## top
module top(
    input wire                  clk_i,           
    input wire                  rstn_i,          
    input wire                  start_i,         
    input wire signed   [31:0]  vector_x_i,      
    input wire signed   [31:0]  quant_w_i,       
    output wire                 done_o,          
    output wire signed  [31:0]  dout_o           
);
Size in the first run: roughly 6,000 cells after synthesis, about 46,000 um^2 of cells after synthesis.
Settings: LEC_CHECK=0, ABC_AREA=1, CAP_MARGIN=20, CORE_MARGIN=2, CORE_UTILIZATION=71, PLACE_DENSITY_LB_ADDON=0.03, SETUP_SLACK_MARGIN=5.0, SLEW_MARGIN=20; clock period 18.3 ns.
run.sh (not shown) runs the stock make flow with config.mk's settings and CLKGATE_MAP_FILE=.
The baseline finished but fails on negative setup slack.
Next try:
- ABC_AREA: 1 -> unset
- CORE_UTILIZATION: 71 -> 72
- PLACE_DENSITY_LB_ADDON: 0.03 -> unset
- SETUP_SLACK_MARGIN: 5.0 -> unset
- clock period: 18.3 -> 10.3 ns (I/O delays scaled with it)
This time the run finished with max-capacitance violations, max-slew violations, negative setup slack left.
Global-route usage rose by 9.1 points.
Hold slack got worse by 42 ps.
Clock-buffer cell count fell by 1.
Synthesized cell count shrinks by 18%.
Next try:
- CORE_UTILIZATION: 72 -> 40
- clock period: 10.3 -> 31.4 ns (I/O delays scaled with it)
Effect: The changed run finished with timing, DRC and antenna clean; flip-flop count stays the same; first-iteration DRC count decreases by well over a third; wire length decreases by well over a third; final cell count decreases by a few percent; via count decreases by a quarter to a third; hold slack gets worse by 16 ps; critical path depth decreases by 14; non-clock buffer count decreases by 880; worst setup slack gets better by 13000 ps; global-route usage decreases by 29 points.
Next try:
- CORE_UTILIZATION: 40 -> 8
- clock period: 31.4 -> 39.3 ns (I/O delays scaled with it)
After rerunning: The changed run went through all stages and came out clean. Sequential cell count is unchanged. Wire length is higher by 15%. Setup slack gains 2900 ps.


The RTL this note starts from:
==> flow/design.v <==
`timescale 1ns / 1ps
module xbip_dsp48_macro_0 (
    input wire                 CLK,
    input wire                 CE,
    input wire signed  [7:0]   A,
    input wire signed  [7:0]   B,
    input wire signed  [30:0]  C,
    output wire signed [31:0]  P
);
assign P = A * B + C;
endmodule
`timescale 1ns / 1ps
module MAC(
    input wire rstn_i,
    input wire clk_i,
    input wire dsp_enable_i,
    input wire dsp_valid_i,
    input wire signed [7:0] dsp_input_i,
    input wire signed [7:0] dsp_weight_i,
    output wire valid_o_d,
    output reg done_o,
    output wire signed [31:0] dsp_output_o
);
reg signed [30:0] partial_sum;     
reg signed [31:0] dsp_output;
wire signed [31:0] dsp_temp;
wire dsp_valid_o;
reg [1:0] dsp_valid_delay;
assign dsp_output_o = dsp_output;
assign dsp_valid_o = dsp_valid_delay[0];
assign valid_o_d = dsp_valid_delay[1];
always @(posedge clk_i or negedge rstn_i) begin
    if (!rstn_i) begin
        partial_sum <= 0;
    end else if (valid_o_d) begin
        partial_sum <= 0;
    end else begin
        partial_sum <= $signed ({dsp_temp[31],dsp_temp[29:0]});
    end 
end
always @(posedge clk_i or negedge rstn_i) begin
    if (!rstn_i) begin
        dsp_valid_delay <=0;
    end
    else begin
        dsp_valid_delay[0] <= dsp_valid_i;
        dsp_valid_delay[1] <= dsp_valid_delay[0];
    end
end
always @(posedge clk_i or negedge rstn_i) begin    
    if(!rstn_i) begin
        dsp_output <= 0;
        done_o <= 0;
    end
    else if (dsp_valid_o) begin
        dsp_output <= dsp_temp;
        done_o <= 1;
    end
    else begin
        dsp_output <=0;
        done_o <= 0;
    end
end 
xbip_dsp48_macro_0 DSP_for_MAC (
    .CLK(clk_i),              
    .CE(dsp_enable_i),        
    .A(dsp_input_i),          
    .B(dsp_weight_i),         
    .C(partial_sum),          
    .P(dsp_temp)              
);
endmodule
module Quantize
#(
    parameter WIDTH_INPUT       = 32, 
    parameter WIDTH_OUTPUT      = 8,
    parameter NUM_CALCULATE     = 8,
    parameter SCALIING_FACTOR   = 2408, 
    parameter QUANTIZE_BIT      = 8
)
(
    input wire                              clk_i,           
    input wire                              rstn_i,          
    input wire                              i_q_en,          
    input wire signed   [WIDTH_INPUT-1:0]   din_i,           
    output wire signed  [WIDTH_OUTPUT-1:0]  o_qout,          
    output wire                             o_qvalid,        
    output wire                             done_o           
);
    localparam LOCAL_COUNTER = $clog2(NUM_CALCULATE);  
    reg         [LOCAL_COUNTER-1:0] rCnt;                
    reg signed  [WIDTH_INPUT-1:0]   rScaled;             
    reg signed  [WIDTH_OUTPUT-1:0]  rClipped;            
    reg     rEn_delay;                                   
    reg     q_valid;                                     
    reg     q_done;                                      
    always @(posedge clk_i) begin
        if (!rstn_i) begin
            rEn_delay <= 0;                        
        end else begin
            rEn_delay <= i_q_en;                   
        end
    end
    always @(posedge clk_i or negedge rstn_i) begin
        if (!rstn_i) begin
            rScaled <= 0;                           
        end else if(din_i >= 0) begin
            rScaled <= (din_i + SCALIING_FACTOR / 2) / SCALIING_FACTOR;  
        end else begin
            rScaled <= (din_i - SCALIING_FACTOR / 2) / SCALIING_FACTOR;  
        end
    end
    always @(posedge clk_i) begin
        if (!rstn_i) begin
            q_valid <= 0;                          
            q_done  <= 0;                          
        end else if (rEn_delay) begin
            q_valid <= 1;                          
        end else if (rCnt == NUM_CALCULATE-2) begin
            q_done  <= 1;                           
        end else if (rCnt == NUM_CALCULATE-1) begin
            q_done  <= 0;                           
            q_valid <= 0;                          
        end
    end
    always @(posedge clk_i) begin
        if (!rstn_i) begin
            rCnt    <= 0;                              
        end else if(q_valid) begin
            rCnt <= rCnt + 1;                       
        end else begin
            rCnt <= 0;                              
        end
    end
    always @(posedge clk_i or negedge rstn_i) begin
        if (!rstn_i) begin
            rClipped <= 0;                          
        end else if (q_valid | rEn_delay) begin
            case(rScaled[QUANTIZE_BIT:QUANTIZE_BIT-1])
                2'b01:  begin
                    rClipped <= {(QUANTIZE_BIT-1){1'b1}};  
                end
                2'b10:  begin
                    rClipped <= {1'b1,{(QUANTIZE_BIT-1){1'b0}}};  
                end
                default:    begin
                    rClipped <= rScaled[QUANTIZE_BIT-1:0];  
                end
            endcase
        end else begin
            rClipped <= 0;                          
        end
    end    
    assign o_qvalid = q_valid;                     
    assign done_o   = q_done;                        
    assign o_qout   = rClipped;                      
endmodule
module Dequantize
#(
    parameter WIDTH_INPUT       = 32,
    parameter WIDTH_OUTPUT      = 32,
    parameter SCALIING_FACTOR_X = 2408,   
    parameter SCALIING_FACTOR_Y = 134,    
    parameter NUM_COUNTER_BIT   = 3,
    parameter NUM_CALCULATE     = 4
)
(
    input wire  clk_i,                               
    input wire  rstn_i,                              
    input wire signed   [WIDTH_INPUT-1:0]   din_i,   
    input wire  valid_i,                             
    output wire valid_o,                             
    output wire done_o,                              
    output wire signed  [WIDTH_OUTPUT-1:0]  dout_o   
);
    reg         [NUM_COUNTER_BIT-1:0]   rCnt;            
    reg signed  [WIDTH_OUTPUT-1:0]      rScaled;         
    reg         q_done;                                  
    reg [1:0]   valid_delay;                             
    always @(posedge clk_i or negedge rstn_i) begin
        if (!rstn_i) begin
            rScaled <= 0;
        end else begin
            rScaled <= din_i * SCALIING_FACTOR_X * SCALIING_FACTOR_Y; 
        end
    end
    always @(posedge clk_i or negedge rstn_i) begin
        if (!rstn_i) begin
            q_done <= 0;
        end else if (rCnt == NUM_CALCULATE-2) begin
            q_done <= 1;
        end else if (rCnt == NUM_CALCULATE-1) begin
            q_done <= 0;
        end
    end
    always @(posedge clk_i or negedge rstn_i) begin
        if (!rstn_i) begin
            rCnt <= 0;
        end else if (valid_o) begin
            rCnt <= rCnt + 1;
        end else begin
            rCnt <= 0;
        end
    end
    always @(posedge clk_i or negedge rstn_i) begin
        if (!rstn_i) begin
            valid_delay <= 0;
        end else begin
            valid_delay[0] <= valid_i;
            valid_delay[1] <= valid_delay[0];
        end
    end
    assign done_o = q_done;
    assign valid_o = valid_delay[1];
    assign dout_o = rScaled;
endmodule
module top(
    input wire                  clk_i,           
    input wire                  rstn_i,          
    input wire                  start_i,         
    input wire signed   [31:0]  vector_x_i,      
    input wire signed   [31:0]  quant_w_i,       
    output wire                 done_o,          
    output wire signed  [31:0]  dout_o           
);
wire quantize_done;                        
wire dequantize_done;                      
wire signed [7:0]   quantized_data;          
wire signed [31:0]  mac_out [3:0];           
reg signed  [31:0]  mac_o [3:0];             
wire valid;                                
wire mac_done;                             
wire [3:0] mac_done_w;                     
assign mac_done = mac_done_w[0];
reg q_valid;                               
reg [31:0] q_in;                           
Quantize #(
    .WIDTH_INPUT(32), 
    .WIDTH_OUTPUT(8),
    .NUM_CALCULATE(8),                     
    .SCALIING_FACTOR(2408),                
    .QUANTIZE_BIT(8) 
) quantize_inst (
    .clk_i(clk_i),                         
    .rstn_i(rstn_i),                       
    .i_q_en(start_i),                      
    .din_i(vector_x_i),                    
    .o_qout(quantized_data),               
    .o_qvalid(valid),                      
    .done_o(quantize_done)                 
);
genvar i;
generate 
    for (i = 0; i < 4; i = i + 1) begin : mac_gen
        MAC mymac(
            .clk_i(clk_i),                 
            .rstn_i(rstn_i),               
            .dsp_enable_i(valid),          
            .dsp_valid_i(quantize_done),   
            .dsp_input_i(quantized_data),  
            .dsp_weight_i(quant_w_i[32-1-8*i:32-8*(i+1)]),  
            .done_o(mac_done_w[i]),        
            .dsp_output_o(mac_out[i])      
        );
        always @(posedge clk_i or negedge rstn_i) begin
            if (!rstn_i) begin
                mac_o[i] <= 0;             
            end else if (mac_done) begin
                mac_o[i] <= mac_out[i];    
            end
        end
    end
endgenerate
Dequantize #(
    .WIDTH_INPUT(32),                      
    .WIDTH_OUTPUT(32), 
    .SCALIING_FACTOR_X(2408), 
    .SCALIING_FACTOR_Y(134),
    .NUM_COUNTER_BIT(3),                   
    .NUM_CALCULATE(4) 
) dequantize_inst (
    .clk_i(clk_i),                         
    .rstn_i(rstn_i),                       
    .din_i(q_in),                          
    .valid_i(q_valid),                     
    .done_o(dequantize_done),              
    .dout_o(dout_o)                        
);
reg [1:0] qCnt;                            
always @(posedge clk_i or negedge rstn_i) begin
    if (!rstn_i) begin
        qCnt <= 0;                         
    end else if (q_valid) begin
        qCnt <= qCnt + 1;                  
    end
end
always @(posedge clk_i or negedge rstn_i) begin
    if (!rstn_i) begin
        q_valid <= 0;                      
    end else if (mac_done) begin
        q_valid <= 1;                      
    end else if (qCnt == 3) begin
        q_valid <= 0;                      
    end
end
always @(posedge clk_i or negedge rstn_i) begin
    if (!rstn_i) begin
        q_in <= 0;                         
    end else if (q_valid) begin
        q_in <= mac_o[qCnt];               
    end else begin
        q_in <= 0;                         
    end
end
assign done_o = dequantize_done ? 1 : 0;   
endmodule
make LEC_CHECK=0 CAP_MARGIN=30 CELL_PAD_IN_SITES_DETAIL_PLACEMENT=0 CELL_PAD_IN_SITES_GLOBAL_PLACEMENT=3 CORE_ASPECT_RATIO=0.93 CORE_MARGIN=2 CORE_UTILIZATION=40 CTS_CLUSTER_DIAMETER=216 GPL_ROUTABILITY_DRIVEN=0 PLACE_DENSITY_LB_ADDON=0.12 SETUP_SLACK_MARGIN=3.97 SLEW_MARGIN=25 TNS_END_PERCENT=10 finish   # period 33.0 ns
The starting point passed the timing, design-rule and antenna checks.
Change:
==> flow/config.mk (replaced) <==
export PLATFORM = sky130hd
export DESIGN_NAME = top
export DESIGN_NICKNAME = top
export VERILOG_FILES = /design/flow/design.v
export SDC_FILE = /design/flow/constraint.sdc
export NUM_CORES = 4
export LEC_CHECK = 0
export CAP_MARGIN = 20
export CELL_PAD_IN_SITES_DETAIL_PLACEMENT = 1
export CORE_ASPECT_RATIO = 0.93
export CORE_MARGIN = 2
export CORE_UTILIZATION = 40
export GPL_ROUTABILITY_DRIVEN = 0
export SLEW_MARGIN = 20
export TNS_END_PERCENT = 10
Result: Synthesized area is unchanged; global-route usage goes up by 0.63 points; wire length goes up by 3.6%; via count goes up by 2.5%; first-iteration DRC count goes up by 15%; cell count goes down by 1.6%; sequential cell count stays the same; clock skew goes down by 9.3 ps; worst setup slack loses 2900 ps; clock-buffer cell count goes down by 11; sequential share of layout area goes up by 0.94 points.
Change:
==> flow/config.mk (replaced) <==
export PLATFORM = sky130hd
export DESIGN_NAME = top
export DESIGN_NICKNAME = top
export VERILOG_FILES = /design/flow/design.v
export SDC_FILE = /design/flow/constraint.sdc
export NUM_CORES = 4
export LEC_CHECK = 0
export CAP_MARGIN = 20
export CORE_MARGIN = 2
export CORE_UTILIZATION = 65
export SLEW_MARGIN = 20
==> flow/constraint.sdc (replaced) <==
create_clock -name core_clock -period 27.1 [get_ports {clk_i}]
set_input_delay 5.4200 -clock core_clock [delete_from_list [all_inputs] [get_ports {clk_i}]]
set_output_delay 5.4200 -clock core_clock [all_outputs]
set_load 0.01 [all_outputs]
=>
- hold slack gains 46 ps
- cell count went down by 6.8%
- core utilization rises by 29 points
- synthesized area stays the same
- design area rises by 1.9%
- via count shrinks by 0.66%
- global-route usage rose by 8.2 points
- clock-buffer cell count fell by 3
Change:
--- a/flow/config.mk
+++ b/flow/config.mk
@@ -6,6 +6,6 @@
 export NUM_CORES = 4
 export LEC_CHECK = 0
-export CAP_MARGIN = 20
+export CAP_MARGIN = 5
 export CORE_MARGIN = 2
-export CORE_UTILIZATION = 65
+export CORE_UTILIZATION = 68
 export SLEW_MARGIN = 20
==> flow/constraint.sdc (replaced) <==
create_clock -name core_clock -period 13.4 [get_ports {clk_i}]
set_input_delay 2.6800 -clock core_clock [delete_from_list [all_inputs] [get_ports {clk_i}]]
set_output_delay 2.6800 -clock core_clock [all_outputs]
set_load 0.01 [all_outputs]
Outcome: This time the run reached the layout checks and failed them: negative setup slack; die size shrinks by 4.3%; core utilization grows by 15 points; register-to-register slack is worse by 14000 ps; sequential cell count does not change; sequential share of layout area shrinks by 2.7 points; routed wire length grows by 26%.
Change:
--- a/flow/config.mk
+++ b/flow/config.mk
@@ -6,6 +6,7 @@
 export NUM_CORES = 4
 export LEC_CHECK = 0
-export CAP_MARGIN = 5
+export ABC_AREA = 1
+export CAP_MARGIN = 20
 export CORE_MARGIN = 2
-export CORE_UTILIZATION = 68
+export CORE_UTILIZATION = 71
 export SLEW_MARGIN = 20
==> flow/constraint.sdc (replaced) <==
create_clock -name core_clock -period 22.3 [get_ports {clk_i}]
set_input_delay 4.4600 -clock core_clock [delete_from_list [all_inputs] [get_ports {clk_i}]]
set_output_delay 4.4600 -clock core_clock [all_outputs]
set_load 0.01 [all_outputs]
=> With this change the flow went through all stages and came out clean. Area after synthesis went up by about 1.8%. Clock skew went up by 22 ps. Worst setup slack improved by 9300 ps. Routed wire length went down by about 15%. Non-clock buffer count went down by 731. Via count went down by 6.4%. Utilization went down by 7.5 points. Critical path depth went up by 59. Count of clock-buffer cells in the layout went up by 14. Flip-flop count is unchanged.
Change:
--- a/flow/config.mk
+++ b/flow/config.mk
@@ -9,4 +9,5 @@
 export CAP_MARGIN = 20
 export CORE_MARGIN = 2
-export CORE_UTILIZATION = 71
+export CORE_UTILIZATION = 70
+export CTS_CLUSTER_DIAMETER = 256
 export SLEW_MARGIN = 20
==> flow/constraint.sdc (replaced) <==
create_clock -name core_clock -period 7.33 [get_ports {clk_i}]
set_input_delay 1.4660 -clock core_clock [delete_from_list [all_inputs] [get_ports {clk_i}]]
set_output_delay 1.4660 -clock core_clock [all_outputs]
set_load 0.01 [all_outputs]
The new run never finished: it broke off in 5_1_grt with GRT-0116.
Die size goes up by about 1.4%.
Synthesized cell count does not change.
Area after synthesis does not change.
